==> job 1217 <==
// top_rx_surf
module top_rx_surf(
	input 			clk,
	input 			rst_n,
	input 			data_rx,
	output			flag_en_1, 
	output [7:0]	addr_daohang_data,
	output [12:0]	data_rx_end_internet
    );
	wire 	[7:0]	data_tx;
	wire	[92:0]	nav_data;
	assign	data_rx_end_internet = nav_data[92:80];
surf_internet_rx u_surf_internet_rx (
    .clk(clk), 
    .rst_n(rst_n), 
    .data_rx(data_tx), 
    .rx_int(rx_int), 
	.flag_en_1(flag_en_1),
	.addr_daohang_data(addr_daohang_data),
    .data_rx_end_internet(nav_data)
    );
uart_bps_1 u_uart_bps_1 (
    .clk(clk), 
    .rst_n(rst_n), 
    .cnt_start(bps_start),
    .bps_sig(clk_bps)
    );
uart_receive_1 u_uart_receive_1 (
    .clk(clk), 
    .rst_n(rst_n), 
    .clk_bps(clk_bps), 
    .data_rx(data_rx), 
    .rx_int(rx_int), 
    .data_tx(data_tx), 
    .bps_start(bps_start)
    );
endmodule
clock: 5.12 ns
lec_check: 0
abc_area: 0
cap_margin: 25
cell_pad_in_sites_detail_placement: 2
cell_pad_in_sites_global_placement: 0
core_margin: 9
core_utilization: 59
cts_cluster_diameter: 367
cts_cluster_size: 68
gpl_routability_driven: 0
gpl_timing_driven: 0
hold_slack_margin: -0.05
min_routing_layer: met1
place_density_lb_addon: 0.1
slew_margin: 0
tns_end_percent: 20
run.sh (not shown) runs the stock make flow with config.mk's settings and CLKGATE_MAP_FILE=.
==> job 6150: changes against job 1217 <==
Settings changed: ABC_AREA 0 to not set, CAP_MARGIN 25 to 20, CELL_PAD_IN_SITES_DETAIL_PLACEMENT 2 to not set, CELL_PAD_IN_SITES_GLOBAL_PLACEMENT 0 to not set, CORE_MARGIN 9 to 2, CORE_UTILIZATION 59 to 72, CTS_CLUSTER_DIAMETER 367 to 377, CTS_CLUSTER_SIZE 68 to not set, GPL_ROUTABILITY_DRIVEN 0 to not set, GPL_TIMING_DRIVEN 0 to not set, HOLD_SLACK_MARGIN -0.05 to not set, MIN_ROUTING_LAYER met1 to not set, PLACE_DENSITY set to 0.38, PLACE_DENSITY_LB_ADDON 0.1 to not set, SLEW_MARGIN 0 to 20, TNS_END_PERCENT 20 to not set.
==> flow/constraint.sdc (replaced) <==
create_clock -name core_clock -period 9.07 [get_ports {clk}]
set_input_delay 1.8140 -clock core_clock [delete_from_list [all_inputs] [get_ports {clk}]]
set_output_delay 1.8140 -clock core_clock [all_outputs]
set_load 0.01 [all_outputs]
==> job 1067: changes against job 1217 <==
Settings changed: ABC_AREA 0 to 1, CELL_PAD_IN_SITES_DETAIL_PLACEMENT 2 to not set, CELL_PAD_IN_SITES_GLOBAL_PLACEMENT 0 to not set, CORE_MARGIN 9 to 3, CORE_UTILIZATION 59 to 70, CTS_CLUSTER_DIAMETER 367 to 186, CTS_CLUSTER_SIZE 68 to not set, GPL_ROUTABILITY_DRIVEN 0 to not set, GPL_TIMING_DRIVEN 0 to not set, HOLD_SLACK_MARGIN -0.05 to not set, PLACE_DENSITY_LB_ADDON 0.1 to 0.09, SLEW_MARGIN 0 to 20, TNS_END_PERCENT 20 to 5.
==> flow/constraint.sdc (replaced) <==
create_clock -name core_clock -period 2.54 [get_ports {clk}]
set_input_delay 0.5080 -clock core_clock [delete_from_list [all_inputs] [get_ports {clk}]]
set_output_delay 0.5080 -clock core_clock [all_outputs]
set_load 0.01 [all_outputs]
==> results <==
Job 1217 aborted during detailed placement. Job 1067 finished but failed the layout checks on negative setup slack. Job 6150 completed without violations. Of job 1067 and job 6150, job 1067 has the higher fmax (gap 33%, measured against job 6150). Between job 6150 and job 1067, the lower routed wire length is in job 6150 (gap about 25%, measured against job 1067). Between job 6150 and job 1067, the lower clock power is in job 6150 (gap about 70%, measured against job 1067). In job 1067 the first-iteration DRC count is larger than in job 6150, by about 110%. The power of job 1067 is 3.5 times that of job 6150. Of job 1067 and job 6150, job 1067 has the higher clock skew (gap 0.0021 ns). Of job 6150 and job 1067, job 1067 has the higher non-clock buffer count (gap 109).
==> figures <==
item	job 1067	job 1217	job 6150
Height of the die	157 µm	178 µm	149 µm
Number of inserted diodes	0	-	0
Number of iterations in the first detailed-routing pass	6	-	5
Sequential cell count of the final layout	376	-	376
Endpoint arrival time on the critical path	3.71 ns	-	4.77 ns
Gate power share	3.0%	-	2.0%
Achievable clock frequency	303 MHz	-	228 MHz
Run status	finished with violations	stopped before the end	finished clean
Failing step	-	detailed placement	-
Violated checks	negative setup slack	-	-
Std-Cell Rows	54	58	53
Fraction of met1 tracks used by global routing	39.8%	-	38.5%
Antenna viol nets, final	0	-	0
Cell Area, Placed	17500 µm²	-	15700 µm²
Slowest cell delay on critical path	0.41 ns	-	0.48 ns
Worst slew margin relative to its limit	56.2%	-	37.7%
RSZ-0062 raised after global routing	yes	-	no


==> inputs of trial 4 <==
Starting RTL as in the previous note.
Design top_rx_surf, start of the top module:
module top_rx_surf(
	input 			clk,
	input 			rst_n,
	input 			data_rx,
	output			flag_en_1, 
	output [7:0]	addr_daohang_data,
	output [12:0]	data_rx_end_internet
    );
export LEC_CHECK = 0
export ABC_AREA = 1
export CAP_MARGIN = 20
export CORE_MARGIN = 2
export CORE_UTILIZATION = 72
export CTS_CLUSTER_DIAMETER = 393
export CTS_CLUSTER_SIZE = 15
export HOLD_SLACK_MARGIN = 0.3
export PLACE_DENSITY_LB_ADDON = 0.06
export SETUP_SLACK_MARGIN = -0.03
export SLEW_MARGIN = 20
create_clock -name core_clock -period 2.8 [get_ports {clk}]
==> build 45 (differences from trial 4) <==
- ABC_AREA: 1 -> 0
- CELL_PAD_IN_SITES_DETAIL_PLACEMENT: unset -> 2
- CORE_UTILIZATION: 72 -> 26
- CTS_CLUSTER_DIAMETER: 393 -> 133
- CTS_CLUSTER_SIZE: 15 -> unset
- GPL_ROUTABILITY_DRIVEN: unset -> 0
- HOLD_SLACK_MARGIN: 0.3 -> unset
- PLACE_DENSITY_LB_ADDON: 0.06 -> 0.09
- SETUP_SLACK_MARGIN: -0.03 -> 0.49
- SLEW_MARGIN: 20 -> 35
- TNS_END_PERCENT: unset -> 90
==> flow/constraint.sdc (replaced) <==
create_clock -name core_clock -period 10.0 [get_ports {clk}]
set_input_delay 2.0000 -clock core_clock [delete_from_list [all_inputs] [get_ports {clk}]]
set_output_delay 2.0000 -clock core_clock [all_outputs]
set_load 0.01 [all_outputs]
==> comparison <==
- In sequential cell count, trial 4 and build 45 do not differ.
- Of build 45 and trial 4, build 45 has the higher sequential share of layout area (gap 2.9 points).
- In trial 4 the clock skew is higher than in build 45, by 0.0061 ns.
- Via count: build 45 is lower than trial 4 (25%).
- Of trial 4 and build 45, trial 4 has the higher clock power (gap 140%, measured against build 45).
- Register-to-register slack: trial 4 is lower than build 45 (5.8 ns).
- Wire length: build 45 is smaller than trial 4 (15%).
- In build 45 the total power is lower than in trial 4, by 66%.
- Trial 4 finished but fails on negative setup slack. Build 45 went through all stages and came out clean.
- Between build 45 and trial 4, the lower hold slack is in build 45 (gap 0.0046 ns).
- The sequential power of trial 4 is 3.6 times that of build 45.
- In build 45 the first-iteration DRC count is lower than in trial 4, by 71%.
Power and IR drop assume default switching activity.
